run A:
==> flow/design.v <==
module processor
(
	output reg w_en,
	output reg done,
	output reg [7:0] addr,
	output reg [31:0] data_out,
	input clk,
	input rst_n,
	input start,
	input [31:0] data_in
);
	parameter RESET = 3'd0;
	parameter READ_DATA = 3'd1;
	parameter READ_INSTRUCTON = 3'd2;
	parameter DELAY = 3'd3;
	parameter EXECUTE = 3'd4;
	parameter ADD = 3'd0;
	parameter SUB = 3'd1;
	parameter MUL = 3'd2;
	parameter TR = 3'd3;
	parameter DET = 3'd4;
	reg [2:0] cs,ns;
	reg [1:0] read_data_counter;
	reg [3:0] a11,a12,a21,a22,b11,b12,b21,b22;
	always@(posedge clk or negedge rst_n)begin
		if(~rst_n) cs <= RESET;
		else cs <= ns;
	end
	always@(*)begin
		case(cs)
			RESET : ns = (start & rst_n) ? READ_DATA : RESET;
			READ_DATA : ns = (read_data_counter == 2) ? READ_INSTRUCTON : READ_DATA;
			READ_INSTRUCTON : ns = DELAY;
			DELAY : ns = EXECUTE;
			EXECUTE : ns = RESET;
			default : ns = RESET;
		endcase
	end
	always@(posedge clk or negedge rst_n)begin
		if(~rst_n)begin
			done <= 0;
			w_en <= 0;
			addr <= 8'd255;
			data_out <= 0;
			read_data_counter <= 0;
			a11 <= 0;
			a12 <= 0;
			a21 <= 0; 
			a22 <= 0;
			b11 <= 0;
			b12 <= 0;
			b21 <= 0;
			b22 <= 0;	
		end
		else begin
			case(ns)
				RESET : begin
					done <= 0;
					w_en <= 0;
					addr <= 8'd255;
					data_out <= 0;
					read_data_counter <= 0;
					a11 <= 0;
					a12 <= 0;
					a21 <= 0; 
					a22 <= 0;
					b11 <= 0;
					b12 <= 0;
					b21 <= 0;
					b22 <= 0;
				end
				READ_DATA : begin
					done <= 0;
					w_en <= 0;
					addr <= 8'd255;
					data_out <= 0;
					read_data_counter <= read_data_counter + 1;
					a11 <= data_in[3:0];
					a12 <= data_in[7:4];
					a21 <= data_in[11:8]; 
					a22 <= data_in[15:12];
					b11 <= data_in[19:16];
					b12 <= data_in[23:20];
					b21 <= data_in[27:24];
					b22 <= data_in[31:28];
				end
				READ_INSTRUCTON : begin
					done <= 0;
					w_en <= 0;
					addr <= 0;
					data_out <= 0;
					read_data_counter <= 0;
					a11 <= a11;
					a12 <= a12;
					a21 <= a21; 
					a22 <= a22;
					b11 <= b11;
					b12 <= b12;
					b21 <= b21;
					b22 <= b22;
				end
				DELAY : begin
					done <= done;
					w_en <= w_en;
					addr <= addr;
					data_out <= 0;
					read_data_counter <= 0;
					a11 <= a11;
					a12 <= a12;
					a21 <= a21; 
					a22 <= a22;
					b11 <= b11;
					b12 <= b12;
					b21 <= b21;
					b22 <= b22;
				end
				EXECUTE : begin
					addr <= data_in[7:0];
					read_data_counter <= read_data_counter;
					a11 <= a11;
					a12 <= a12;
					a21 <= a21; 
					a22 <= a22;
					b11 <= b11;
					b12 <= b12;
					b21 <= b21;
					b22 <= b22;
					case(data_in[31:29])
						ADD : begin
							done <= 1;
							w_en <= 1;
							data_out [7:0] <= $signed(a11) + $signed(b11);
							data_out [15:8] <= $signed(a12) + $signed(b12);
							data_out [23:16] <= $signed(a21) + $signed(b21);
							data_out [31:24] <= $signed(a22) + $signed(b22);
						end
						SUB : begin
							done <= 1;
							w_en <= 1;
							data_out [7:0] <= $signed(a11) - $signed(b11);
							data_out [15:8] <= $signed(a12) - $signed(b12);
							data_out [23:16] <= $signed(a21) - $signed(b21);
							data_out [31:24] <= $signed(a22) - $signed(b22);
						end
						MUL : begin
							done <= 1;
							w_en <= 1;
							data_out [7:0] <= ($signed(a11) * $signed(b11)) + ($signed(a12) * $signed(b21));
							data_out [15:8] <= ($signed(a11) * $signed(b12)) + ($signed(a12) * $signed(b22));
							data_out [23:16] <= ($signed(a21) * $signed(b11)) + ($signed(a22) * $signed(b21));
							data_out [31:24] <= ($signed(a21) * $signed(b12)) + ($signed(a22) * $signed(b22));
						end
						TR : begin
							done <= 1;
							w_en <= 1;
							data_out [7:0] <= {a11[3],a11[3],a11[3],a11[3],a11};
							data_out [15:8] <= {a21[3],a21[3],a21[3],a21[3],a21};
							data_out [23:16] <= {a12[3],a12[3],a12[3],a12[3],a12};
							data_out [31:24] <= {a22[3],a22[3],a22[3],a22[3],a22};
						end
						DET : begin
							done <= 1;
							w_en <= 1;
							data_out <= ($signed(a11) * $signed(a22)) - ($signed(a12) * $signed(a21));
						end
						default : begin
							done <= 0;
							w_en <= 0;
						end
					endcase
				end
			endcase
		end
	end
endmodule
clock: 3.28 ns
lec_check: 0
abc_area: 1
cap_margin: 5
core_margin: 2
core_utilization: 69
cts_cluster_diameter: 360
cts_cluster_size: 49
gpl_routability_driven: 1
gpl_timing_driven: 1
place_density_lb_addon: 0.28
slew_margin: 20
run.sh (not shown) runs the stock make flow with config.mk's settings and CLKGATE_MAP_FILE=.
| run A | all stages done | FAIL | negative setup slack |
For run B, these inputs were changed with respect to run A:
Settings: clearing CTS_CLUSTER_SIZE, which used to be 49; clearing CTS_CLUSTER_DIAMETER, which used to be 360; clearing GPL_ROUTABILITY_DRIVEN, which used to be 1; clearing PLACE_DENSITY_LB_ADDON, which used to be 0.28; swapping 5 for 20 in CAP_MARGIN; clearing GPL_TIMING_DRIVEN, which used to be 1; clearing ABC_AREA, which used to be 1; swapping 69 for 40 in CORE_UTILIZATION; swapping 3.28 for 5.61 in the clock period (ns, I/O delays scaled along).
Findings:
Run B closes out successfully: all stages finished, all timing, DRC and antenna checks passed.
Floorplan check, run B vs run A: die outline larger in run B
Measured against each other, run A and run B differ in delay of the slowest cell on the worst path, the higher figure coming from run A.
#### Input delta (run C over run B)
Settings: CTS_CLUSTER_DIAMETER newly set to 344; CORE_ASPECT_RATIO newly set to 0.89; the clock period (ns, I/O delays scaled along) changed from 5.61 to 5.65.
- Reported for run B and run C, post-CTS setup buffer count turned out identical to the last digit.
- Comparing layout clock buffer count for run B and run C, the bigger number came from run C.
- Compared run C against run B; sequential share of layout area within noise.
- Detailed route wirelength on metal3, run C vs run B: up by more than half
- Fmax was higher in run C than in run B.
- Number of non-clock buffers in the layout was lower in run C than in run B.
- Run C vs run B on final period demand of the worst path: run C is the lower one.

job 1065:
// processor: RTL as listed in full above, without the edits since
clock: 4.68 ns
lec_check: 0
cap_margin: 15
core_margin: 2
core_utilization: 70
cts_cluster_diameter: 28
setup_slack_margin: 0.92
slew_margin: 20
Job 1065: flow complete, layout not clean; failing: negative setup slack
Setup changes, job 1065 to job 6754
diff --git a/flow/config.mk b/flow/config.mk
--- a/flow/config.mk
+++ b/flow/config.mk
@@ -8 +8 @@
-export CAP_MARGIN = 15
+export CAP_MARGIN = 20
@@ -10,3 +10,3 @@
-export CORE_UTILIZATION = 70
-export CTS_CLUSTER_DIAMETER = 28
-export SETUP_SLACK_MARGIN = 0.92
+export CORE_UTILIZATION = 72
+export PLACE_DENSITY_LB_ADDON = 0.25
+export SETUP_SLACK_MARGIN = 0.74
==> flow/constraint.sdc <==
create_clock -name core_clock -period 6.55 [get_ports {clk}]
set_input_delay 1.3100 -clock core_clock [delete_from_list [all_inputs] [get_ports {clk}]]
set_output_delay 1.3100 -clock core_clock [all_outputs]
set_load 0.01 [all_outputs]
--- outcome ---
- Job 6754 reached the final stage; the timing, design-rule and antenna checks on its layout passed.
- Final checks on job 1065, whose flow otherwise completed, came back failing, citing negative setup slack.
- Lower total via count in the routed design goes to job 6754 over job 1065.
- After detailed routing, job 1065 needs more wire than job 6754.
- Comparing job 1065 and job 6754, the higher final worst-path setup slack is on job 6754.
- Compared to job 1065, job 6754 has final cell area excluding filler cells about 8% lower.
- Job 6754 against job 1065: flop share of the area shows an increase of 1.1 points; detailed route wirelength on metal2 -1400 um; critical path depth has increased.
### job 6754 -> job 7176
diff --git a/flow/config.mk b/flow/config.mk
--- a/flow/config.mk
+++ b/flow/config.mk
@@ -10,3 +10 @@
-export CORE_UTILIZATION = 72
-export PLACE_DENSITY_LB_ADDON = 0.25
-export SETUP_SLACK_MARGIN = 0.74
+export CORE_UTILIZATION = 25
==> flow/constraint.sdc <==
create_clock -name core_clock -period 5.61 [get_ports {clk}]
set_input_delay 1.1220 -clock core_clock [delete_from_list [all_inputs] [get_ports {clk}]]
set_output_delay 1.1220 -clock core_clock [all_outputs]
set_load 0.01 [all_outputs]
Findings:
- Summary of job 7176 over job 6754: relative area change from synthesis to final layout increased by 5.9 points relative to the old numbers.
- Changes observed in job 7176 relative to job 6754: number of diodes shows an increase of 1; setup slack shows a reduction of 0.60 ns; final area shows an increase of 5.3%; weighted congestion at the end of routability-driven global placement shows a reduction of 11%.
Changes in job 5945 relative to job 7176:
diff --git a/flow/config.mk b/flow/config.mk
--- a/flow/config.mk
+++ b/flow/config.mk
@@ -8,3 +8,4 @@
-export CAP_MARGIN = 20
-export CORE_MARGIN = 2
-export CORE_UTILIZATION = 25
+export CAP_MARGIN = 15
+export CORE_MARGIN = 4
+export CORE_UTILIZATION = 40
+export CTS_CLUSTER_DIAMETER = 355
==> flow/constraint.sdc <==
create_clock -name core_clock -period 7.0 [get_ports {clk}]
set_input_delay 1.4000 -clock core_clock [delete_from_list [all_inputs] [get_ports {clk}]]
set_output_delay 1.4000 -clock core_clock [all_outputs]
set_load 0.01 [all_outputs]
Results
- STATUS register-to-register slack: job 5945 wins against job 7176
- Final critical-path share of the clock period: job 5945 vs job 7176 down 14 points
- Between job 5945 and job 7176, it is job 5945 whose per-cell via count in the routed design is higher, by 11%.
- Against job 7176 as the reference, job 5945 delivers a lower total number of vias.
- On smallest setup slack after layout: between job 7176 and job 5945, it ends up higher for job 5945.
- Job 5945 — delay of the slowest cell on the worst path 0.23 ns higher, job 7176 as reference
